main:
==> flow/design.v (excerpt) <==
module sa_top (
    input  logic          clk_i,
    input  logic          rst_ni,
    input  logic          s_valid_i,
    input  logic          s_last_i,
    input  logic          m_ready_i,
    output logic          s_ready_o,
    output logic          m_valid_o,
    output logic          m_last_o,
    input  logic [ 15:0]  sx_data_i,
    input  logic [ 63:0]  sk_data_i,
    output logic [ 63:0]  m_data_o
);
  axis_sa #(
      .LatencyMul(1),
      .LatencyAcc(1),
      .Rows      (4),
      .Cols      (8),
      .WidthY    (16),
      .MacType   (0),
      .WidthX    (4),
      .WidthK    (8)
  ) i_sa (
      .clk_i    (clk_i),
      .rst_ni   (rst_ni),
      .s_valid_i(s_valid_i),
      .s_last_i (s_last_i),
      .m_ready_i(m_ready_i),
      .s_ready_o(s_ready_o),
      .m_valid_o(m_valid_o),
      .m_last_o (m_last_o),
      .sx_data_i(sx_data_i),
      .sk_data_i(sk_data_i),
      .m_data_o (m_data_o)
  );
endmodule
Settings: LEC_CHECK=0, ABC_AREA=1, CAP_MARGIN=20, CELL_PAD_IN_SITES_GLOBAL_PLACEMENT=1, CORE_MARGIN=2, CORE_UTILIZATION=19, CTS_CLUSTER_DIAMETER=230, GPL_ROUTABILITY_DRIVEN=0, HOLD_SLACK_MARGIN=0.07, MIN_ROUTING_LAYER=met1, PLACE_DENSITY=0.6, SETUP_SLACK_MARGIN=1.36, SLEW_MARGIN=35; clock period 5.8 ns.
run.sh (not shown) runs the stock make flow with config.mk's settings and CLKGATE_MAP_FILE=.
Modified inputs, the feature branch compared to main
Settings: CELL_PAD_IN_SITES_GLOBAL_PLACEMENT no longer set, was 1; HOLD_SLACK_MARGIN no longer set, was 0.07; CORE_UTILIZATION now 70, was 19; SLEW_MARGIN now 20, was 35; GPL_ROUTABILITY_DRIVEN no longer set, was 0; ABC_AREA no longer set, was 1; CTS_CLUSTER_SIZE now 46, previously not set; MIN_ROUTING_LAYER no longer set, was met1; SETUP_SLACK_MARGIN now 0.42, was 1.36; CTS_CLUSTER_DIAMETER now 28, was 230; the clock period (ns, I/O delays scaled along) now 3.49, was 5.8.
Findings:
- [compare] base=main new=the feature branch: max capacitance violation total flat; x dimension of the die went down by 410 µm.
- Summary of main and the feature branch: one run falls short of a clean finish, namely the feature branch.
- Taking main as the reference, in the feature branch post-route total power now larger, logic area now larger, data arrival time of the critical path now larger, detailed-route vias per instance now larger, share of the final layout cell area in multi-input gates now larger.
- Relative to main, the feature branch degrades worst-case hold slack.
- When the feature branch is measured against main, its detailed-route via count turns out 2.0% higher.
- Wire: the feature branch routes less than main

========
## job 7752
sa_top again, from the RTL that the note above started with.
clock: 5.8 ns
lec_check: 0
abc_area: 1
cap_margin: 15
cell_pad_in_sites_global_placement: 1
core_aspect_ratio: 0.75
core_margin: 2
core_utilization: 19
cts_cluster_diameter: 87
gpl_routability_driven: 0
min_routing_layer: met1
place_density: 0.6
setup_slack_margin: 1.1
slew_margin: 35
The following lists how job 6554 was set up differently from job 7752:
Settings: a deleted CORE_ASPECT_RATIO that had been 0.75; a deleted ABC_AREA that had been 1; a change of CORE_UTILIZATION from 19 to 72; a change of SLEW_MARGIN from 35 to 20; a change of CTS_CLUSTER_DIAMETER from 87 to 27; a deleted GPL_ROUTABILITY_DRIVEN that had been 0; a deleted MIN_ROUTING_LAYER that had been met1; a change of SETUP_SLACK_MARGIN from 1.1 to 0.49; an added CTS_CLUSTER_SIZE of 14; an added HOLD_SLACK_MARGIN of -0.08; a deleted CELL_PAD_IN_SITES_GLOBAL_PLACEMENT that had been 1; a change of the clock period (ns, I/O delays scaled along) from 5.8 to 3.43.
==> results <==
The flow for job 6554 finished, though final verification flagged negative setup slack. Between job 7752 and job 6554, non-clock buffer count is higher for job 6554, job 7752 comes in under that. Job 6554 ended up with fewer standard cells than job 7752. Sequential share of layout area for job 6554: 1.2 points down relative to job 7752. In the tables for job 7752 and job 6554, synthesis-to-finish area growth reads lower with job 7752. Job 6554: total design power is 43 mW higher than what job 7752 reported. From job 7752 to job 6554 the numbers moved as follows: final core area utilization up 68 points; total routed wirelength -3.0%; number of clock-tree buffers in the layout went up.
Input-level comparison between job 8128 and job 6554:
Settings: changing CORE_UTILIZATION from 72 to 40; removing HOLD_SLACK_MARGIN (formerly -0.08); changing CAP_MARGIN from 15 to 20; removing SETUP_SLACK_MARGIN (formerly 0.49); removing CTS_CLUSTER_DIAMETER (formerly 27); removing CTS_CLUSTER_SIZE (formerly 14); changing the clock period (ns, I/O delays scaled along) from 3.43 to 4.06.
==> comparison <==
Comparing job 6554 and job 8128, the lower cell area was measured on job 8128. Re synthesized cell count: no difference whatsoever between job 6554 and job 8128. In job 8128, the share of total power in the clock network came out 13 points below the value in job 6554. Job 8128 finished every step from synthesis to the final layout, and the layout passed the timing, design-rule and antenna checks. Re via count of the first global-routing pass: job 6554 was higher than job 8128. Iteration count of the initial detailed-routing pass ended up 8 lower on job 8128 than on job 6554. Diff job 6554 -> job 8128: routed wire length shows a reduction of about 20%, post-cts gate resize count shows a reduction of 472, power per unit of standard cell area shows a reduction of about 32%, die size shows an increase of about 80%.
Input-level comparison between job 8644 and job 8128:
Settings: an added SETUP_SLACK_MARGIN of 1.13.
[summary]
Fmax: job 8644 higher than job 8128. Against job 8128, routed length on met3 in job 8644 rose by a little under 10%. Job 8644 leaves more setup margin than job 8128. Design area went up by a few percent going from job 8128 to job 8644. Going from job 8128 to job 8644, detailed-route wire length per cell went up about 2.3%, sequential cell count neither gained nor lost much. As far as count of hold-fix buffers inserted at cts goes, job 8644 and job 8128 are indistinguishable; the numbers are identical. Compared with job 8128, job 8644 degrades number of vias in the routed layout.
The inputs of job 2805 differ from those of job 8644 as listed below.
Settings: CAP_MARGIN: 20 -> 0; CTS_CLUSTER_DIAMETER: unset -> 28; CORE_UTILIZATION: 40 -> 72; SETUP_SLACK_MARGIN: 1.13 -> -0.19; CTS_CLUSTER_SIZE: unset -> 46; the clock period (ns, I/O delays scaled along): 4.06 -> 3.49.
Findings:
Final checks on job 2805, whose flow otherwise completed, came back failing, citing negative setup slack. Changes observed in job 2805 relative to job 8644: total power now larger; total routing usage reported by global routing rose 19 points; leakage power saw an increase; relative contribution of combinational cells to total power now smaller. Comparing job 8644 and job 2805, the lower final sum of negative setup slack was measured on job 2805. Compared with job 8644, job 2805 shows a smallest setup slack after layout that is 610 ps lower. Relative to job 8644, job 2805 degrades cell internal power dissipation. Of job 8644 and job 2805, the higher clock power share belongs to job 2805. Area taken by multi-input logic gates in job 2805 is about 3.7% below job 8644. In job 2805 the shortest period the worst path allows turned out 39 ps higher than in job 8644. Row register area: job 2805 lower / job 8644 higher. Critical path launch point = i_sa.i_tri_k.buffer[432]: job 2805; critical path launch point = i_sa.ki[161]: job 8644.
No activity file was given, so power comes from the tool's default toggle rates.
